## sierra
## calc_didactic
module calc_didactic(
        clk,
        rst,
        mem_addr,
        mem_we,
        mem_wdata,
        mem_rdata
    );
make LEC_CHECK=0 ABC_AREA=1 CAP_MARGIN=20 CORE_MARGIN=2 CORE_UTILIZATION=72 CTS_CLUSTER_DIAMETER=205 CTS_CLUSTER_SIZE=25 HOLD_SLACK_MARGIN=-0.09 PLACE_DENSITY_LB_ADDON=0.05 SLEW_MARGIN=20 TNS_END_PERCENT=5 finish   # period 5.7 ns
run.sh (not shown) runs the stock make flow with config.mk's settings and CLKGATE_MAP_FILE=.
Complete run, failing final checks: sierra, reason setup timing.
Setup changes, sierra to lagoon
- CTS_CLUSTER_DIAMETER: 205 -> unset
- ABC_AREA: 1 -> unset
- CTS_CLUSTER_SIZE: 25 -> unset
- SETUP_SLACK_MARGIN: unset -> 1.08
- CAP_MARGIN: 20 -> 10
- PLACE_DENSITY_LB_ADDON: 0.05 -> unset
- TNS_END_PERCENT: 5 -> unset
- HOLD_SLACK_MARGIN: -0.09 -> unset
- the clock period (ns, I/O delays scaled along): 5.7 -> 8.16
## What came out
lagoon | ERROR | global routing. Compared with sierra, lagoon shows a lower number of placed instances, taps included. Taking sierra over lagoon, the number of distinct library cells after synthesis ratio works out to 0.59. Lower number of buffers created by CTS among sierra and lagoon: sierra. Against sierra, total die area in lagoon came out better. lagoon against sierra: pre-CTS worst setup slack increased by 340 ps relative to the old numbers, synthesized cell count decreased by 410 relative to the old numbers, global placement routability congestion decreased by about 10% relative to the old numbers, die outline height decreased by 0.43% relative to the old numbers. Between sierra and lagoon, synthesized cell area decreased. The area fraction in full adders, half adders and majority gates was comparable across sierra and lagoon.
> inputs changed (lagoon -> maple)
- SETUP_SLACK_MARGIN no longer set, was 1.08
- CAP_MARGIN now 20, was 10
- CORE_UTILIZATION now 40, was 72
- the clock period (ns, I/O delays scaled along) now 10.0, was 8.16
Findings:
Share of the synthesized netlist area taken by xor and xnor gates: lagoon vs maple identical. Of the two candidates, lagoon has the better post-detailed-placement half-perimeter wirelength and maple the worse one. As of maple, standard cell area after detailed placement had risen slightly compared to lagoon. Number of buffers created by CTS was higher in the run labelled maple. Starting density of the core: lagoon and maple compared, higher one is lagoon. As far as post-synth area from yosys stat goes, lagoon and maple are indistinguishable; the numbers are identical. As far as synthesized cell count goes, lagoon and maple are indistinguishable; the numbers are identical. No stage failed in maple, and the final checks on the layout all came back clean. Taking lagoon as the reference, in maple placer congestion estimate went down 8.6%; number of levels in the clock H-tree held.
Input changes introduced in ember (baseline for comparison: maple):
- PLACE_DENSITY newly set to 0.39
- ABC_AREA newly set to 1
- TNS_END_PERCENT newly set to 10
- CTS_CLUSTER_DIAMETER newly set to 245
- SETUP_SLACK_MARGIN newly set to 2.58
- CORE_UTILIZATION changed from 40 to 59
- CTS_CLUSTER_SIZE newly set to 98
- SLEW_MARGIN changed from 20 to 40
- CORE_ASPECT_RATIO newly set to 1.99
==> comparison <==
- No final results exist for ember, since it was stopped by error GRT-0116 during global routing.
- Comparing ember and maple, setup slack at placement is lower on maple.
- Taking maple as the reference, in ember fraction of the mapped netlist area in simple logic gates went up 7.1 points; width of the die has decreased; area of the placeable core -about 30%; post-synthesis adder-cell area fraction comparable.
- Min cell count after synthesis across ember and maple: maple
- Comparing maple against ember, there is no change at all in fraction of synthesis flops using an asynchronous set or reset pin.
- maple fits on a die that is larger than the die of ember.
- Post-CTS resize count: ember > maple


Starting RTL as in the previous note.
Settings: LEC_CHECK=0, CAP_MARGIN=20, CORE_MARGIN=2, CORE_UTILIZATION=67, CTS_CLUSTER_DIAMETER=29, MAX_ROUTING_LAYER=met4, SETUP_SLACK_MARGIN=0.21, SLEW_MARGIN=20; clock period 6.43 ns.
The baseline failed in global routing (5_1_grt) (GRT-0232).
Edit:
--- a/flow/config.mk
+++ b/flow/config.mk
@@ -10 +10 @@
-export CORE_UTILIZATION = 67
+export CORE_UTILIZATION = 69
Effect:
- The new run never finished: it broke off in global routing (5_1_grt)
- die size came out lower by 2.8%
- area after synthesis does not change
- synthesized cell count stays the same
Edit:
--- a/flow/config.mk
+++ b/flow/config.mk
@@ -10,4 +10 @@
-export CORE_UTILIZATION = 69
-export CTS_CLUSTER_DIAMETER = 29
-export MAX_ROUTING_LAYER = met4
-export SETUP_SLACK_MARGIN = 0.21
+export CORE_UTILIZATION = 62
==> flow/constraint.sdc (replaced) <==
create_clock -name core_clock -period 7.31 [get_ports {clk}]
set_input_delay 1.4620 -clock core_clock [delete_from_list [all_inputs] [get_ports {clk}]]
set_output_delay 1.4620 -clock core_clock [all_outputs]
set_load 0.01 [all_outputs]
- With this change the flow finished clean
- synthesized cell count stays the same
- die size goes up by 11%
- area after synthesis is unchanged


== v20 ==
Starting RTL as in the previous note.
Settings: LEC_CHECK=0, ABC_AREA=1, CAP_MARGIN=20, CELL_PAD_IN_SITES_DETAIL_PLACEMENT=2, CORE_ASPECT_RATIO=1.83, CORE_MARGIN=2, CORE_UTILIZATION=59, MIN_ROUTING_LAYER=met1, PLACE_DENSITY_LB_ADDON=0.29, SETUP_SLACK_MARGIN=2.24, SLEW_MARGIN=20, TNS_END_PERCENT=30; clock period 10.2 ns.
v20: aborted in detailed placement (tool error)
--- input diff v20..v36 ---
- a deleted CORE_ASPECT_RATIO that had been 1.83
- a deleted TNS_END_PERCENT that had been 30
- a deleted CELL_PAD_IN_SITES_DETAIL_PLACEMENT that had been 2
- a deleted PLACE_DENSITY_LB_ADDON that had been 0.29
- a deleted MIN_ROUTING_LAYER that had been met1
- a deleted SETUP_SLACK_MARGIN that had been 2.24
- a change of CORE_UTILIZATION from 59 to 57
- a deleted ABC_AREA that had been 1
- a change of the clock period (ns, I/O delays scaled along) from 10.2 to 8.39
[summary]
v36: all stages complete, timing, DRC and antenna checks passed. Comparing v20 and v36, the lower number of standard cells reported by yosys was measured on v36. Diff v20 -> v36: number of placement rows dropped 21, placer congestion estimate dropped 0.10, die outline width climbed about 36%. From v20 to v36, number of buffers inserted by port buffering did not move at all. In v36 relative to v20, total core area had gone up by a few percent. The floorplan net count in v36 sits about 17% below the value recorded for v20. Taking v20 as 1.0, v36 lands at 0.817 on synthesized cell count.
Input-level comparison between v25 and v36:
- CORE_UTILIZATION now 40, was 57
- the clock period (ns, I/O delays scaled along) now 9.71, was 8.39
Notes after the runs:
- Compared with v36, v25 has extra setup slack.
- Compared with v36, v25 is more frugal on power.
- Reported for v25 and v36, area of the mapped netlist turned out identical to the last digit.
- v25 vs. v36: final routed wire length divided by cell count lost 1.0 um, clock power share picked up an extra 1.9 points, number of global-route vias before repair lost about 4%.
Modified inputs, v5 compared to v25
- MAX_ROUTING_LAYER now met4, previously not set
- CTS_CLUSTER_DIAMETER now 29, previously not set
- CORE_UTILIZATION now 68, was 40
- SETUP_SLACK_MARGIN now 0.21, previously not set
- the clock period (ns, I/O delays scaled along) now 6.43, was 9.71
==> results <==
Stage in which a tool error killed v5: global routing.
Going from v25 to v5, sum of net half-perimeters after detailed placement fell 1400 um; depth of the CTS H-tree increased by 1 relative to the old numbers; distinct cell type count of the synthesized netlist level; area after detailed placement rose by 4.1%.
For weighted congestion at the end of routability-driven global placement, dividing the value from v5 by the value from v25 gives 1.10.
Comparing v5 and v25, the higher area of the die was measured on v25.
Per the comparison of v5 with v25, die boundary width went down; number of buffers added for setup after CTS picked up an extra 35.
diff inputs: v5 => v19
- swapping 68 for 58 in CORE_UTILIZATION
- clearing MAX_ROUTING_LAYER, which used to be met4
- clearing CTS_CLUSTER_DIAMETER, which used to be 29
- swapping 0.21 for 1.26 in SETUP_SLACK_MARGIN
- swapping 6.43 for 6.88 in the clock period (ns, I/O delays scaled along)
Findings:
Status for v5 and v19: clean finish in v19 only. Run status, v5: aborted in global routing, error GRT-0232. Synthesized netlist cell count: v19 vs v5 identical. In terms of placed cell count, v19 and v5 differ only marginally. Diff v5 -> v19: horizontal extent of the die shows an increase of 8.1%, area of the die shows an increase of 17%.
Changes in v45 relative to v19:
- CORE_UTILIZATION changed from 58 to 59
- SETUP_SLACK_MARGIN removed (was 1.26)
- the clock period (ns, I/O delays scaled along) changed from 6.88 to 5.39
Findings:
v45 had finished all stages when the layout checks came back failing, citing setup timing.
Higher area added between synthesis and finish among v45 and v19: v45
Run comparison: v45 capture point of the critical path mem_wdata[6]; v19 capture point of the critical path mem_wdata[10]
v19 → v45: sequential share of the synthesized area roughly the same, worst setup slack after layout lower.


calc_didactic again, from the RTL that the note above started with.
make LEC_CHECK=0 ABC_AREA=1 CAP_MARGIN=20 CORE_MARGIN=2 CORE_UTILIZATION=72 CTS_CLUSTER_DIAMETER=205 CTS_CLUSTER_SIZE=25 MAX_ROUTING_LAYER=met4 PLACE_DENSITY_LB_ADDON=0.05 SLEW_MARGIN=20 TNS_END_PERCENT=70 finish   # period 5.5 ns
The first run stopped in global routing (5_1_grt) (ODB-0269).
Edit:
- CTS_CLUSTER_DIAMETER: 205 -> 57
- CTS_CLUSTER_SIZE: 25 -> default
- MAX_ROUTING_LAYER: met4 -> default
- PLACE_DENSITY_LB_ADDON: 0.05 -> 0.19
- TNS_END_PERCENT: 70 -> default
- clock period: 5.5 -> 6.52 ns (I/O delays scaled with it)
- Now the flow completed, yet does not pass: setup timing
- die area does not change
- synthesized cell count is unchanged
- synthesized area is unchanged
Edit:
- CORE_UTILIZATION: 72 -> 70
- CTS_CLUSTER_DIAMETER: 57 -> 49
- PLACE_DENSITY: default -> 0.84
- PLACE_DENSITY_LB_ADDON: 0.19 -> default
- clock period: 6.52 -> 5.94 ns (I/O delays scaled with it)
What happened: The new run finished but failed the layout checks on setup timing; first-iteration DRC count climbs by 20%; final cell count climbs by 3.8%; synthesized cell count is unchanged; worst setup slack gets worse by 110 ps; via count climbs by 7.1%.
Edit:
- ABC_AREA: 1 -> default
- CORE_UTILIZATION: 70 -> 71
- CTS_CLUSTER_DIAMETER: 49 -> default
- CTS_CLUSTER_SIZE: default -> 37
- PLACE_DENSITY: 0.84 -> default
- SETUP_SLACK_MARGIN: default -> 0.7
- clock period: 5.94 -> 5.2 ns (I/O delays scaled with it)
After rerunning: The changed run died in global routing (5_1_grt), error GRT-0116. Die size fell by 2.2%. Synthesized area goes down by 0.87%. Synthesized cell count falls by 18%.
Edit:
- CAP_MARGIN: 20 -> 0
- CTS_CLUSTER_DIAMETER: default -> 395
The new run failed in global routing (5_1_grt) with GRT-0116.
Area after synthesis stays the same.
Die area stays the same.
Synthesized cell count is unchanged.
No activity file was given, so power comes from the tool's default toggle rates.
